Design AXIS_FIR_v1_0, start of the top module:
module AXIS_FIR_v1_0 # 
    (
        parameter integer C_S_AXIS_TDATA_WIDTH	= 16,
        parameter integer C_M_AXIS_TDATA_WIDTH	= 32,
        parameter integer C_M_AXIS_START_COUNT	= 32
    )
    (
        input wire [3:0] s_axis_tkeep,
        output wire [3:0] m_axis_tkeep,
        input wire  s_axis_aclk,
        input wire  s_axis_aresetn,
        output wire  s_axis_tready,
        input wire [C_S_AXIS_TDATA_WIDTH-1 : 0] s_axis_tdata,
        input wire [(C_S_AXIS_TDATA_WIDTH/8)-1 : 0] s_axis_tstrb,
        input wire  s_axis_tlast,
        input wire  s_axis_tvalid,
        input wire  m_axis_aclk,
        input wire  m_axis_aresetn,
        output wire  m_axis_tvalid,
        output wire [C_M_AXIS_TDATA_WIDTH-1 : 0] m_axis_tdata,
        output wire [(C_M_AXIS_TDATA_WIDTH/8)-1 : 0] m_axis_tstrb,
        output wire  m_axis_tlast,
        input wire  m_axis_tready
    );
Size in the first run: about 7400 cells after synthesis, about 720 flip-flops, about 72 I/O pins, about 81000 µm² of cells after synthesis.
clock: 6.8 ns
lec_check: 0
cap_margin: 15
core_margin: 2
core_utilization: 72
cts_cluster_diameter: 28
cts_cluster_size: 44
hold_slack_margin: -0.08
setup_slack_margin: 2.03
slew_margin: 20
run.sh (not shown) runs the stock make flow with config.mk's settings and CLKGATE_MAP_FILE=.
Rerun with:
CAP_MARGIN = 20   (was 15)
CTS_CLUSTER_DIAMETER = unset   (was 28)
CTS_CLUSTER_SIZE = unset   (was 44)
HOLD_SLACK_MARGIN = unset   (was -0.08)
SETUP_SLACK_MARGIN = unset   (was 2.03)
clock period = 5.21 ns   (was 6.8 ns; I/O delays follow)
Outcome: The new run produced a layout that fails on negative setup slack. Setup slack loses 1500 ps. Design area drops slightly. Sequential share of layout area climbs by 0.28 points.
Rerun with:
CTS_CLUSTER_SIZE = 14   (was unset)
PLACE_DENSITY_LB_ADDON = 0.28   (was unset)
clock period = 6.66 ns   (was 5.21 ns; I/O delays follow)
The changed run finished clean.
Worst hold slack is about the same.
Wire length falls by 18%.
Setup slack improves by 1500 ps.
Non-clock buffer count falls by 782.

* * *

AXIS_FIR_v1_0 again, from the RTL that the note above started with.
clock: 6.23 ns
lec_check: 0
abc_area: 1
cap_margin: 15
cell_pad_in_sites_global_placement: 1
core_aspect_ratio: 1.33
core_margin: 9
core_utilization: 17
gpl_routability_driven: 0
gpl_timing_driven: 1
max_routing_layer: met4
min_routing_layer: met2
place_density_lb_addon: 0.2
setup_slack_margin: 0.71
slew_margin: 20
tns_end_percent: 65
The baseline passed the timing, design-rule and antenna checks.
Edit:
==> flow/config.mk (replaced) <==
export PLATFORM = sky130hd
export DESIGN_NAME = AXIS_FIR_v1_0
export DESIGN_NICKNAME = AXIS_FIR_v1_0
export VERILOG_FILES = /design/flow/design.v
export SDC_FILE = /design/flow/constraint.sdc
export NUM_CORES = 4
export LEC_CHECK = 0
export ABC_AREA = 1
export CAP_MARGIN = 30
export CORE_MARGIN = 2
export CORE_UTILIZATION = 40
export GPL_ROUTABILITY_DRIVEN = 0
export MAX_ROUTING_LAYER = met4
export MIN_ROUTING_LAYER = met2
export PLACE_DENSITY = 0.41
export SETUP_SLACK_MARGIN = -0.36
export SLEW_MARGIN = 20
==> flow/constraint.sdc (replaced) <==
create_clock -name core_clock -period 8.0 [get_ports {s_axis_aclk}]
set_input_delay 1.6000 -clock core_clock [delete_from_list [all_inputs] [get_ports {s_axis_aclk}]]
set_output_delay 1.6000 -clock core_clock [all_outputs]
set_load 0.01 [all_outputs]
Cell area came out lower by 8.0%.
Critical path depth came out higher by 1.
Setup slack improved by 1200 ps.
Wire length came out lower by 16%.
Global-route usage came out higher by 20 points.
Synthesized cell count stays the same.
Edit:
--- a/flow/config.mk
+++ b/flow/config.mk
@@ -8,2 +8 @@
-export ABC_AREA = 1
-export CAP_MARGIN = 30
+export CAP_MARGIN = 20
@@ -12,5 +10,0 @@
-export GPL_ROUTABILITY_DRIVEN = 0
-export MAX_ROUTING_LAYER = met4
-export MIN_ROUTING_LAYER = met2
-export PLACE_DENSITY = 0.41
-export SETUP_SLACK_MARGIN = -0.36
==> flow/constraint.sdc (replaced) <==
create_clock -name core_clock -period 7.24 [get_ports {s_axis_aclk}]
set_input_delay 1.4480 -clock core_clock [delete_from_list [all_inputs] [get_ports {s_axis_aclk}]]
set_output_delay 1.4480 -clock core_clock [all_outputs]
set_load 0.01 [all_outputs]
Global-route usage came out lower by 20 points.
Cell count is lower by 20%.
Utilization came out lower by 0.29 points.
Synthesized area goes down by about 8%.
Design area decreases by 7.8%.
Edit:
--- a/flow/config.mk
+++ b/flow/config.mk
@@ -7,0 +8 @@
+export ABC_AREA = 1
@@ -10 +11,2 @@
-export CORE_UTILIZATION = 40
+export CORE_UTILIZATION = 72
+export PLACE_DENSITY_LB_ADDON = 0.02
==> flow/constraint.sdc (replaced) <==
create_clock -name core_clock -period 5.49 [get_ports {s_axis_aclk}]
set_input_delay 1.0980 -clock core_clock [delete_from_list [all_inputs] [get_ports {s_axis_aclk}]]
set_output_delay 1.0980 -clock core_clock [all_outputs]
set_load 0.01 [all_outputs]
Result:
- The new run completed and failed the layout checks on negative setup slack
- clock skew fell by 26 ps
- sequential share of layout area fell by 1.8 points
- die size fell by 40%
- via count rose by 34%
- first-iteration DRC count rose by 130%
- worst hold slack improves by 7.3 ps
Edit:
--- a/flow/config.mk
+++ b/flow/config.mk
@@ -8 +7,0 @@
-export ABC_AREA = 1
@@ -11,2 +10 @@
-export CORE_UTILIZATION = 72
-export PLACE_DENSITY_LB_ADDON = 0.02
+export CORE_UTILIZATION = 62
==> flow/constraint.sdc (replaced) <==
create_clock -name core_clock -period 5.82 [get_ports {s_axis_aclk}]
set_input_delay 1.1640 -clock core_clock [delete_from_list [all_inputs] [get_ports {s_axis_aclk}]]
set_output_delay 1.1640 -clock core_clock [all_outputs]
set_load 0.01 [all_outputs]
=> The changed run ran to the end with violations: negative setup slack. Die area goes up by 7.3%. Fmax goes down by 10%. Cell area goes down by 4.1%. Via count goes down by 22%. Critical path depth goes down by 2.
Edit:
--- a/flow/config.mk
+++ b/flow/config.mk
@@ -10 +10 @@
-export CORE_UTILIZATION = 62
+export CORE_UTILIZATION = 12
==> flow/constraint.sdc (replaced) <==
create_clock -name core_clock -period 9.06 [get_ports {s_axis_aclk}]
set_input_delay 1.8120 -clock core_clock [delete_from_list [all_inputs] [get_ports {s_axis_aclk}]]
set_output_delay 1.8120 -clock core_clock [all_outputs]
set_load 0.01 [all_outputs]
The new run completed without violations. Sequential cell count does not change. Critical path depth increases by 1. Utilization goes down by 57 points. Via count went down by 3.7%. Synthesized cell count is unchanged. Sequential share of layout area drops by 0.94 points. Worst setup slack improved by 2300 ps. Die size goes up to 5.1 times its value.

* * *

## amber
AXIS_FIR_v1_0 again, from the RTL that the note above started with.
==> flow/config.mk <==
export PLATFORM = sky130hd
export DESIGN_NAME = AXIS_FIR_v1_0
export DESIGN_NICKNAME = AXIS_FIR_v1_0
export VERILOG_FILES = /design/flow/design.v
export SDC_FILE = /design/flow/constraint.sdc
export NUM_CORES = 4
export LEC_CHECK = 0
export CAP_MARGIN = 15
export CORE_MARGIN = 2
export CORE_UTILIZATION = 72
export MAX_ROUTING_LAYER = met5
export SLEW_MARGIN = 5
==> flow/constraint.sdc <==
create_clock -name core_clock -period 5.56 [get_ports {s_axis_aclk}]
set_input_delay 1.1120 -clock core_clock [delete_from_list [all_inputs] [get_ports {s_axis_aclk}]]
set_output_delay 1.1120 -clock core_clock [all_outputs]
set_load 0.01 [all_outputs]
The flow for amber finished, though final verification flagged negative setup slack.
Inputs modified between amber and xenon:
# amber
export LEC_CHECK = 0
export CAP_MARGIN = 15
export CORE_MARGIN = 2
export CORE_UTILIZATION = 72
export MAX_ROUTING_LAYER = met5
export SLEW_MARGIN = 5
create_clock -name core_clock -period 5.56 [get_ports {s_axis_aclk}]
# xenon
export LEC_CHECK = 0
export CAP_MARGIN = 20
export CORE_MARGIN = 2
export CORE_UTILIZATION = 72
export PLACE_DENSITY = 0.64
export SLEW_MARGIN = 20
create_clock -name core_clock -period 5.35 [get_ports {s_axis_aclk}]
[summary]
The flow for xenon finished, though final verification flagged negative setup slack. Number of optimization iterations in the first detailed-route pass: amber vs xenon, no meaningful difference. The faster design of the two is amber; xenon tops out lower. Comparing xenon and amber, the higher global-route usage is on xenon. Number of buffers created by CTS (xenon vs. amber) decreases by a few percent. Changes observed in xenon relative to amber: number of buffer and inverter stages on the critical path has increased; placer's final routability congestion estimate has increased; detailed-route vias per instance has increased; estimated wirelength of the detail-placed design has increased. amber ended up with fewer cell instances than xenon did. Going from amber to xenon, the post-route clock period utilization was found to have gone up by 5.4 points.
What cedar does differently from xenon at the input level:
# xenon
export LEC_CHECK = 0
export CAP_MARGIN = 20
export CORE_MARGIN = 2
export CORE_UTILIZATION = 72
export PLACE_DENSITY = 0.64
export SLEW_MARGIN = 20
create_clock -name core_clock -period 5.35 [get_ports {s_axis_aclk}]
# cedar
export LEC_CHECK = 0
export ABC_AREA = 1
export CAP_MARGIN = 20
export CORE_MARGIN = 2
export CORE_UTILIZATION = 72
export PLACE_DENSITY = 0.35
export SLEW_MARGIN = 20
create_clock -name core_clock -period 4.59 [get_ports {s_axis_aclk}]
Notes after the runs:
Run status, cedar: aborted in global routing, error GRT-0232. In xenon the implementation completed, yet the final layout does not meet the checks, the culprit being negative setup slack. Going from xenon to cedar, number of rows in the core area saw an increase; weighted congestion at the end of routability-driven global placement saw an increase. Looking at chip footprint across both flows, cedar is the weaker of the two, with xenon ahead. What cedar reported for placeable core region has to be multiplied by 0.924 to get the figure for xenon. Comparing cedar against xenon, there is no change at all in post-synthesis async set-or-reset flop share. For yosys stat chip area, dividing the value from xenon by the value from cedar gives 0.924. [compare] base=xenon new=cedar: total cell area at the placement stage grew by 0.0070 mm2; average instance area after synthesis shrank by 16%; worst setup slack after placement shrank by 0.21 ns; synthesized cell count grew by 29%.
